==> flow/design.v (excerpt) <==
module ALU_TOP 
#( parameter OP_DATA_WIDTH = 16 ,
             Arith_OUT_WIDTH = OP_DATA_WIDTH + OP_DATA_WIDTH ,            
             Logic_OUT_WIDTH = OP_DATA_WIDTH ,
             Shift_OUT_WIDTH = OP_DATA_WIDTH ,
             CMP_OUT_WIDTH = 3 
)
(
input  wire [OP_DATA_WIDTH-1:0]    A   ,
input  wire [OP_DATA_WIDTH-1:0]    B   ,
input  wire [3:0]                  ALU_FUNC ,
input  wire                        CLK ,
output wire [Arith_OUT_WIDTH-1:0]  Arith_OUT,
output wire                        Carry_OUT,
output wire                        Arith_Flag,
output wire [Logic_OUT_WIDTH-1:0]  Logic_OUT,
output wire                        Logic_Flag,
output wire [Shift_OUT_WIDTH-1:0]  Shift_OUT,
output wire                        Shift_Flag,
output wire [CMP_OUT_WIDTH-1:0]    CMP_OUT,
output wire                        CMP_Flag
);
make LEC_CHECK=0 CAP_MARGIN=0 CORE_MARGIN=2 CORE_UTILIZATION=70 CTS_CLUSTER_DIAMETER=239 CTS_CLUSTER_SIZE=38 HOLD_SLACK_MARGIN=-0.02 MAX_ROUTING_LAYER=met4 MIN_ROUTING_LAYER=met1 SETUP_SLACK_MARGIN=0.1 SLEW_MARGIN=20 TNS_END_PERCENT=80 finish   # period 95.5 ns
run.sh (not shown) runs the stock make flow with config.mk's settings and CLKGATE_MAP_FILE=.
The baseline completed, yet does not pass: setup timing.
==> next run, changes <==
CAP_MARGIN = 20   (was 0)
CTS_CLUSTER_DIAMETER = 340   (was 239)
CTS_CLUSTER_SIZE = not set   (was 38)
HOLD_SLACK_MARGIN = not set   (was -0.02)
MIN_ROUTING_LAYER = not set   (was met1)
SETUP_SLACK_MARGIN = not set   (was 0.1)
TNS_END_PERCENT = not set   (was 80)
clock period = 93.3 ns   (was 95.5 ns; I/O delays follow)
After rerunning:
- Now the flow never finished: it broke off in 5_1_grt
- die size stays the same
- synthesized cell count is unchanged
- area after synthesis stays the same

* * *

== run A ==
ALU_TOP again, from the RTL that the note above started with.
make LEC_CHECK=0 ABC_AREA=0 CAP_MARGIN=20 CELL_PAD_IN_SITES_DETAIL_PLACEMENT=0 CORE_ASPECT_RATIO=1.53 CORE_MARGIN=7 CORE_UTILIZATION=52 CTS_CLUSTER_DIAMETER=129 CTS_CLUSTER_SIZE=86 GPL_TIMING_DRIVEN=0 MAX_ROUTING_LAYER=met4 PLACE_DENSITY=0.55 SLEW_MARGIN=20 TNS_END_PERCENT=90 finish   # period 105.0 ns
STATUS run=run A STAGES=ALL_DONE FINAL_CHECKS=FAILED CAUSE=setup timing
diff inputs: run A => run B
Settings: CELL_PAD_IN_SITES_DETAIL_PLACEMENT: 0 -> unset; ABC_AREA: 0 -> unset; GPL_ROUTABILITY_DRIVEN: unset -> 0; PLACE_DENSITY: 0.55 -> unset; GPL_TIMING_DRIVEN: 0 -> unset; TNS_END_PERCENT: 90 -> 5; CORE_MARGIN: 7 -> 2; SETUP_SLACK_MARGIN: unset -> -2.0; MAX_ROUTING_LAYER: met4 -> unset; CTS_CLUSTER_SIZE: 86 -> 14; CORE_UTILIZATION: 52 -> 42; CORE_ASPECT_RATIO: 1.53 -> 1.01; CTS_CLUSTER_DIAMETER: 129 -> unset.
## What came out
Going from run A to run B, setup TNS moved up, final setup slack of the worst path moved up.
On longest individual stage delay on the worst path, the higher figure sits with run B, not run A.
Run A has a lower depth of the worst hold-timing path than run B.
On worst slew margin relative to its limit, run A beats run B.
Run B against run A: met3 usage in global routing moved down, share of synthesized registers carrying an async set or reset level, layout overhead on the synthesized area moved down, combined area of the multi-input logic cells moved down.
Run B finished end to end and its layout was clean on timing, DRC and antenna.
For run C, these inputs were changed with respect to run B:
Settings: CORE_UTILIZATION: 42 -> 32; CTS_CLUSTER_DIAMETER: unset -> 305; CTS_CLUSTER_SIZE: 14 -> 100.
[summary]
Going from run B to run C, overall fraction of global-route tracks in use now smaller; setup slack now smaller; final instance area now larger; sequential share of layout area comparable.
Here is what was changed in the inputs of run D compared with run C.
Settings: CTS_CLUSTER_DIAMETER: 305 -> unset; CORE_UTILIZATION: 32 -> 40; GPL_ROUTABILITY_DRIVEN: 0 -> unset; SETUP_SLACK_MARGIN: -2.0 -> unset; TNS_END_PERCENT: 5 -> unset; CTS_CLUSTER_SIZE: 100 -> unset; CORE_ASPECT_RATIO: 1.01 -> unset; the clock period (ns, I/O delays scaled along): 105.0 -> 102.0.
## What came out
The lower met2 layer usage reported by global route of run D and run C is in run C. Relative to run C, the site row count of run D is lower by 14. Run C has a higher cell depth of the worst setup path than run D. Summary of run D over run C: count of cells resized by post-cts repair increased 9; average routed wire per standard cell grew by about 7%.
--- input diff run D..run E ---
Settings: changing CORE_UTILIZATION from 40 to 72; setting MAX_ROUTING_LAYER to met4 for the first time; setting PLACE_DENSITY to 0.63 for the first time; changing CAP_MARGIN from 20 to 0; changing the clock period (ns, I/O delays scaled along) from 102.0 to 95.1.
==> results <==
- Run E failed in 5_1_grt with ODB-0269.
- Area of the mapped netlist: run D vs run E identical
- Run E ends up with higher last weighted congestion value of the routability-driven placer than run D does.
- Side by side, total setup buffers inserted after CTS turned out higher in run E than in run D.
- From run E to run D, worst-case clock buffer depth did not move at all.
- Summary of the comparison: area inside the core boundary is lower in run E, relative to run D.
- On die area: between run D and run E, it ends up higher for run D.
- Summary of the comparison: core utilization at floorplan is higher in run E, relative to run D.
- | post-synthesis cell count from yosys | run E vs run D | ≈ equal |
- [diff] setup slack at placement, run E relative to run D: regression
- Sum of net half-perimeters after detailed placement in run E is 5.3 mm below run D.
- Run E vs run D — chip width dropped 25%.

* * *

The RTL this note starts from:
==> flow/design.v <==
module Decoder (
input  wire [1:0] IN ,
output reg  [3:0] OUT
);
always @(*)
  begin
  OUT = 4'b0000 ;
    case (IN)
     2'b00 : OUT = 4'b0001 ;
     2'b01 : OUT = 4'b0010 ;          
     2'b10 : OUT = 4'b0100 ;     
     2'b11 : OUT = 4'b1000 ;     
   endcase
 end 
 endmodule
module ARITHMETIC_UNIT 
#( parameter IN_DATA_WIDTH = 16,
             OUT_DATA_WIDTH = 16
)
(
input  wire [IN_DATA_WIDTH-1:0]   A   ,
input  wire [IN_DATA_WIDTH-1:0]   B   ,
input  wire [1:0]                 ALU_FUNC ,
input  wire                       CLK ,
input  wire                       Arith_enable ,
output reg                        Carry_OUT,
output reg [OUT_DATA_WIDTH-1:0]   Arith_OUT,
output reg                        Arith_Flag
);
reg [OUT_DATA_WIDTH-1:0]  Arith_OUT_comb  ;
reg                       Arith_Flag_comb ;
wire                      Carry_OUT_comb  ;
always @ (posedge CLK)
 begin 
   Arith_OUT <= Arith_OUT_comb ;
   Carry_OUT <= Carry_OUT_comb ;
   Arith_Flag <= Arith_Flag_comb ;
	end
always @ (*)
 begin 
    Arith_OUT_comb = 1'b0 ;
    Arith_Flag_comb = 1'b0 ;
	if(Arith_enable)
      case (ALU_FUNC)
      2'b00 : begin
              Arith_OUT_comb = A + B ;
              Arith_Flag_comb = 1'b1 ;              
		      end
      2'b01 : begin
              Arith_OUT_comb = A - B ;
              Arith_Flag_comb = 1'b1 ;           
		      end
      2'b10 : begin
              Arith_OUT_comb = A * B ;
              Arith_Flag_comb = 1'b1 ;           
		      end
      2'b11 : begin
              Arith_OUT_comb = (B == 0) ? {IN_DATA_WIDTH{1'b1}} : A / B ;   
              Arith_Flag_comb = 1'b1 ;           
		      end
      endcase
	else
	 begin
      Arith_OUT_comb = 'b0 ;
      Arith_Flag_comb = 1'b0 ;
     end
 end
assign Carry_OUT_comb = Arith_OUT_comb [IN_DATA_WIDTH] ;
 endmodule
module LOGIC_UNIT 
#( parameter IN_DATA_WIDTH = 16 ,
             OUT_DATA_WIDTH = 16
)
(
input  wire [IN_DATA_WIDTH-1:0]  A   ,
input  wire [IN_DATA_WIDTH-1:0]  B   ,
input  wire [1:0]                ALU_FUNC ,
input  wire                      CLK ,
input  wire                      Logic_enable ,
output reg [OUT_DATA_WIDTH-1:0]  Logic_OUT,
output reg                       Logic_Flag
);
reg [OUT_DATA_WIDTH-1:0]  Logic_OUT_comb  ;
reg                       Logic_Flag_comb ;
always @ (posedge CLK)
 begin 
   Logic_OUT  <= Logic_OUT_comb ;
   Logic_Flag <= Logic_Flag_comb ;
	end
always @ (*)
 begin 
    Logic_OUT_comb = 1'b0 ;
    Logic_Flag_comb = 1'b0 ;
	if(Logic_enable)
      case (ALU_FUNC)
      2'b00 : begin
              Logic_OUT_comb = A & B ;
              Logic_Flag_comb = 1'b1 ;              
		      end
      2'b01 : begin
              Logic_OUT_comb = A | B ;
              Logic_Flag_comb = 1'b1 ;           
		      end
      2'b10 : begin
              Logic_OUT_comb = ~(A & B) ;
              Logic_Flag_comb = 1'b1 ;           
		      end
      2'b11 : begin
              Logic_OUT_comb = ~(A | B) ;
              Logic_Flag_comb = 1'b1 ;           
		      end
      endcase
	else
	 begin
      Logic_OUT_comb = 1'b0 ;
      Logic_Flag_comb = 1'b0 ;
     end
 end
 endmodule
module SHIFT_UNIT 
#( parameter IN_DATA_WIDTH = 16 ,
             OUT_DATA_WIDTH = 16
)
(
input  wire [IN_DATA_WIDTH-1:0]  A   ,
input  wire [IN_DATA_WIDTH-1:0]  B   ,
input  wire [1:0]                ALU_FUNC ,
input  wire                      CLK ,
input  wire                      Shift_enable ,
output reg  [OUT_DATA_WIDTH-1:0] Shift_OUT,
output reg                       Shift_Flag
);
reg [OUT_DATA_WIDTH-1:0]  Shift_OUT_comb  ;
reg                       Shift_Flag_comb ;
always @ (posedge CLK)
 begin 
   Shift_OUT  <= Shift_OUT_comb ;
   Shift_Flag <= Shift_Flag_comb ;
	end
always @ (*)
 begin 
    Shift_OUT_comb = 1'b0 ;
    Shift_Flag_comb = 1'b0 ;
	if(Shift_enable)
      case (ALU_FUNC)
      2'b00 : begin
              Shift_OUT_comb = A >> 1  ;
              Shift_Flag_comb = 1'b1 ;              
		      end
      2'b01 : begin
              Shift_OUT_comb = A << 1 ;
              Shift_Flag_comb = 1'b1 ;           
		      end
      2'b10 : begin
              Shift_OUT_comb = B >> 1 ;
              Shift_Flag_comb = 1'b1 ;           
		      end
      2'b11 : begin
              Shift_OUT_comb = B << 1 ;
              Shift_Flag_comb = 1'b1 ;           
		      end
      endcase
	else
	 begin
      Shift_OUT_comb = 1'b0 ;
      Shift_Flag_comb = 1'b0 ;
     end
 end
 endmodule
module CMP_UNIT 
#( parameter IN_DATA_WIDTH  = 16,
             OUT_DATA_WIDTH = 16
)
(
input  wire [IN_DATA_WIDTH-1:0]   A   ,
input  wire [IN_DATA_WIDTH-1:0]   B   ,
input  wire [1:0]                 ALU_FUNC ,
input  wire                       CLK ,
input  wire                       CMP_enable ,
output reg  [OUT_DATA_WIDTH-1:0]  CMP_OUT ,
output reg                        CMP_Flag
);
reg [OUT_DATA_WIDTH-1:0]  CMP_OUT_comb  ;
reg                       CMP_Flag_comb ;
always @ (posedge CLK)
 begin 
   CMP_OUT  <= CMP_OUT_comb ;
   CMP_Flag <= CMP_Flag_comb ;
	end
always @ (*)
 begin 
    CMP_OUT_comb = 1'b0 ;
    CMP_Flag_comb = 1'b0 ;
	if(CMP_enable)
      case (ALU_FUNC)
      2'b00 : begin
              CMP_OUT_comb = 'b0  ;
              CMP_Flag_comb = 1'b1 ;              
		      end
      2'b01 : begin
              CMP_Flag_comb = 1'b1 ;  
              if (A==B)
                CMP_OUT_comb = 'b1;
              else
                CMP_OUT_comb = 'b0;			  
		      end
      2'b10 : begin
              CMP_Flag_comb = 1'b1 ;  
              if (A>B)
                CMP_OUT_comb = 'b10;
              else
                CMP_OUT_comb = 'b0;			  
		      end
      2'b11 : begin
              CMP_Flag_comb = 1'b1 ; 
              if (A<B)
                CMP_OUT_comb = 'b11;
              else
                CMP_OUT_comb = 'b0;			  
		      end
      endcase
	else
	 begin
      CMP_OUT_comb = 'b0 ;
      CMP_Flag_comb = 1'b0 ;
     end
 end
 endmodule
module ALU_TOP 
#( parameter OP_DATA_WIDTH = 16 ,
             Arith_OUT_WIDTH = OP_DATA_WIDTH + OP_DATA_WIDTH ,            
             Logic_OUT_WIDTH = OP_DATA_WIDTH ,
             Shift_OUT_WIDTH = OP_DATA_WIDTH ,
             CMP_OUT_WIDTH = 3 
)
(
input  wire [OP_DATA_WIDTH-1:0]    A   ,
input  wire [OP_DATA_WIDTH-1:0]    B   ,
input  wire [3:0]                  ALU_FUNC ,
input  wire                        CLK ,
output wire [Arith_OUT_WIDTH-1:0]  Arith_OUT,
output wire                        Carry_OUT,
output wire                        Arith_Flag,
output wire [Logic_OUT_WIDTH-1:0]  Logic_OUT,
output wire                        Logic_Flag,
output wire [Shift_OUT_WIDTH-1:0]  Shift_OUT,
output wire                        Shift_Flag,
output wire [CMP_OUT_WIDTH-1:0]    CMP_OUT,
output wire                        CMP_Flag
);
wire                  CMP_enable ;
wire                  Shift_enable ;
wire                  Logic_enable ;
wire                  Arith_enable ;
Decoder U0 (
.IN(ALU_FUNC[3:2]),
.OUT({Shift_enable,CMP_enable,Logic_enable,Arith_enable})
);
ARITHMETIC_UNIT # ( .IN_DATA_WIDTH(OP_DATA_WIDTH), .OUT_DATA_WIDTH(Arith_OUT_WIDTH)) U0_ARITHMETIC_UNIT (
.A(A),
.B(B),
.ALU_FUNC(ALU_FUNC[1:0]),
.CLK(CLK),
.Arith_enable(Arith_enable),
.Arith_OUT(Arith_OUT),
.Carry_OUT(Carry_OUT),
.Arith_Flag(Arith_Flag)
);
LOGIC_UNIT # ( .IN_DATA_WIDTH(OP_DATA_WIDTH), .OUT_DATA_WIDTH(Logic_OUT_WIDTH)) U0_LOGIC_UNIT (
.A(A),
.B(B),
.ALU_FUNC(ALU_FUNC[1:0]),
.CLK(CLK),
.Logic_enable(Logic_enable),
.Logic_OUT(Logic_OUT),
.Logic_Flag(Logic_Flag)
);
SHIFT_UNIT # ( .IN_DATA_WIDTH(OP_DATA_WIDTH), .OUT_DATA_WIDTH(Shift_OUT_WIDTH)) U0_SHIFT_UNIT (
.A(A),
.B(B),
.ALU_FUNC(ALU_FUNC[1:0]),
.CLK(CLK),
.Shift_enable(Shift_enable),
.Shift_OUT(Shift_OUT),
.Shift_Flag(Shift_Flag)
);
CMP_UNIT # ( .IN_DATA_WIDTH(OP_DATA_WIDTH), .OUT_DATA_WIDTH(CMP_OUT_WIDTH)) U0_CMP_UNIT (
.A(A),
.B(B),
.ALU_FUNC(ALU_FUNC[1:0]),
.CLK(CLK),
.CMP_enable(CMP_enable),
.CMP_OUT(CMP_OUT),
.CMP_Flag(CMP_Flag)
);
endmodule
clock: 100.0 ns
lec_check: 0
cap_margin: 20
core_margin: 2
core_utilization: 71
cts_cluster_diameter: 112
cts_cluster_size: 38
hold_slack_margin: -0.02
min_routing_layer: met1
place_density_lb_addon: 0.06
setup_slack_margin: -2.0
slew_margin: 20
tns_end_percent: 80
The baseline reached the layout checks and failed them: max-capacitance violations, max-slew violations, negative setup slack.
Edit:
- CORE_UTILIZATION: 71 -> 68
- CTS_CLUSTER_DIAMETER: 112 -> unset
- CTS_CLUSTER_SIZE: 38 -> unset
- HOLD_SLACK_MARGIN: -0.02 -> unset
- MAX_ROUTING_LAYER: unset -> met4
- MIN_ROUTING_LAYER: met1 -> unset
- PLACE_DENSITY_LB_ADDON: 0.06 -> unset
- SETUP_SLACK_MARGIN: -2.0 -> unset
- TNS_END_PERCENT: 80 -> unset
- clock period: 100.0 -> 95.1 ns (I/O delays scaled with it)
Result:
- The changed run finished but failed the layout checks on negative setup slack
- area after synthesis stays the same
- routed wire length is lower by about 1%
- cell area came out higher by 3.5%
Edit:
- CORE_UTILIZATION: 68 -> 70
- clock period: 95.1 -> 87.3 ns (I/O delays scaled with it)
The changed run did not get past clock tree synthesis (4_1_cts).
Synthesized cell count does not change.
Die area went down by a few percent.
Area after synthesis is unchanged.
Edit:
- ABC_AREA: unset -> 1
- CORE_UTILIZATION: 70 -> 72
- MAX_ROUTING_LAYER: met4 -> unset
- clock period: 87.3 -> 142.0 ns (I/O delays scaled with it)
With this change the flow finished with timing, DRC and antenna clean.
Synthesized cell count is higher by 25%.
Area after synthesis is higher by 5.7%.
Die size is higher by 2.8%.
Edit:
- CTS_CLUSTER_DIAMETER: unset -> 247
- CTS_CLUSTER_SIZE: unset -> 99
- PLACE_DENSITY: unset -> 0.39
- clock period: 142.0 -> 97.8 ns (I/O delays scaled with it)
The new run finished with timing, DRC and antenna clean. Cell count climbs by a few percent. Global-route usage climbs by 1.8 points. Critical path depth climbs by 14.
